Setup of oak:
// Basys3_Abacus_Top
 module Basys3_Abacus_Top(
	 input clk,
	 input rst,
    input btnC,
    input btnR,
    input btnU,
    input [15:0] sw,
     output [6:0] seg,
     output dp,
     output [3:0] an,
     output [15:0] led
 );
wire[15:0] seven_seg_input;
wire[15:0] clock_module_mux_output;
wire[15:0] joiner;
wire [7:0] hours_bcd;
wire [7:0] minutes_bcd;
wire [7:0] seconds_bcd;
wire [7:0] stopwatch_ms_bcd;
wire [7:0] stopwatch_s_bcd;
wire clock_mode;
wire stop_watch_mode;
wire set_time_mode;
wire set_alarm_mode;
wire set_time_inc_mins;
wire set_time_inc_hours;
wire [5:0] raw_value_mins;
wire [5:0] raw_value_hrs;
wire btnC_debounced;
wire btnU_debounced;
wire btnR_debounced;
debounce_button u_btnc(
.clk(clk),
.rst(rst),
.debounce_in(btnC),
.debounce_out(btnC_debounced)
);
debounce_button u_btnu(
.clk(clk),
.rst(rst),
.debounce_in(btnU),
.debounce_out(btnU_debounced)
);
debounce_button u_btnR(
.clk(clk),
.rst(rst),
.debounce_in(btnR),
.debounce_out(btnR_debounced)
);
converter u_mode(
.converter_input({sw[1],sw[0]}),
.converter_output({set_alarm_mode, set_time_mode, stop_watch_mode, clock_mode})
);
alarm u_alarm(
.alarm_mins(sw[9:4]),
.alarm_hours(sw[15:10]),
.mins_value(raw_value_mins),
.hours_value(raw_value_hrs),
.flash(led)
);
count_time u1(
.master_clock(clk),
.rst(rst),
.set_time(set_time_mode),
.increment_hours(set_time_inc_hours),
.increment_minutes(set_time_inc_mins),
.raw_value_mins(raw_value_mins),
.raw_value_hrs(raw_value_hrs),
.hours_bcd(hours_bcd),
.minutes_bcd(minutes_bcd),
.seconds_bcd(seconds_bcd)
);
mux u2(
.selector(btnC),
.group0({hours_bcd[7:0], minutes_bcd[7:0]}),
.group1(seconds_bcd[7:0]),
.group_out(clock_module_mux_output[15:0])
);
stopwatch u3
(
.master_clock(clk),
  ...
Size in the first run: roughly 15000 um2 of cells after synthesis.
export LEC_CHECK = 0
export ABC_AREA = 1
export CAP_MARGIN = 40
export CELL_PAD_IN_SITES_GLOBAL_PLACEMENT = 2
export CORE_ASPECT_RATIO = 0.77
export CORE_MARGIN = 2
export CORE_UTILIZATION = 70
export CTS_CLUSTER_SIZE = 43
export MAX_ROUTING_LAYER = met4
export MIN_ROUTING_LAYER = met2
export SLEW_MARGIN = 25
export TNS_END_PERCENT = 100
create_clock -name core_clock -period 8.53 [get_ports {clk}]
run.sh (not shown) runs the stock make flow with config.mk's settings and CLKGATE_MAP_FILE=.
oak did not finish; a tool error ended it in global placement without I/O.
The following lists how pine was set up differently from oak:
- CAP_MARGIN: 40 -> 20
- CELL_PAD_IN_SITES_GLOBAL_PLACEMENT: 2 -> unset
- CTS_CLUSTER_SIZE: 43 -> unset
- CORE_ASPECT_RATIO: 0.77 -> unset
- ABC_AREA: 1 -> unset
- TNS_END_PERCENT: 100 -> unset
- MIN_ROUTING_LAYER: met2 -> unset
- SLEW_MARGIN: 25 -> 20
- CORE_UTILIZATION: 70 -> 59
- MAX_ROUTING_LAYER: met4 -> unset
- the clock period (ns, I/O delays scaled along): 8.53 -> 6.61
--- outcome ---
Against oak, pine reports a area of the synthesized netlist per yosys stat that is higher. Re core box area: pine is 25% up on oak. pine: done, clean on timing, DRC and antenna. oak: GPL-0301 in global placement without I/O -> run aborted. Mux contribution to synthesized area in pine vs oak: up 2.8 points. Looking at synthesized cell area, pine sits 4.7% above oak. In the metrics for oak and pine, the one carrying the lower synthesized cell count is pine. On number of nets at floorplan: between oak and pine, it ends up higher for oak.
> inputs changed (pine -> birch)
- changing CORE_UTILIZATION from 59 to 56
- setting SETUP_SLACK_MARGIN to -0.8 for the first time
- setting CTS_CLUSTER_SIZE to 99 for the first time
- setting TNS_END_PERCENT to 10 for the first time
- changing the clock period (ns, I/O delays scaled along) from 6.61 to 8.14
## What came out
For design area, pine and birch come out practically identical. Between birch and pine, the difference in sequential share of layout area is negligible. | via count | pine vs birch | ≈ equal |. Compared with pine, in birch maximum clock frequency now smaller; relative area change from synthesis to final layout picked up an extra 0.19 points; critical path depth shows an increase of 2.
[inputs] maple vs birch
- a deleted SETUP_SLACK_MARGIN that had been -0.8
- a deleted CTS_CLUSTER_SIZE that had been 99
- a change of CORE_UTILIZATION from 56 to 40
- a deleted TNS_END_PERCENT that had been 10
- a change of the clock period (ns, I/O delays scaled along) from 8.14 to 6.61
[summary]
Higher static leakage among birch and maple: maple
In the reports for birch and maple, the larger global-route usage belongs to birch.
birch → maple: number of signal-net inverters in the final layout roughly the same, routing usage on met2 now smaller.
Power and IR drop assume default switching activity.
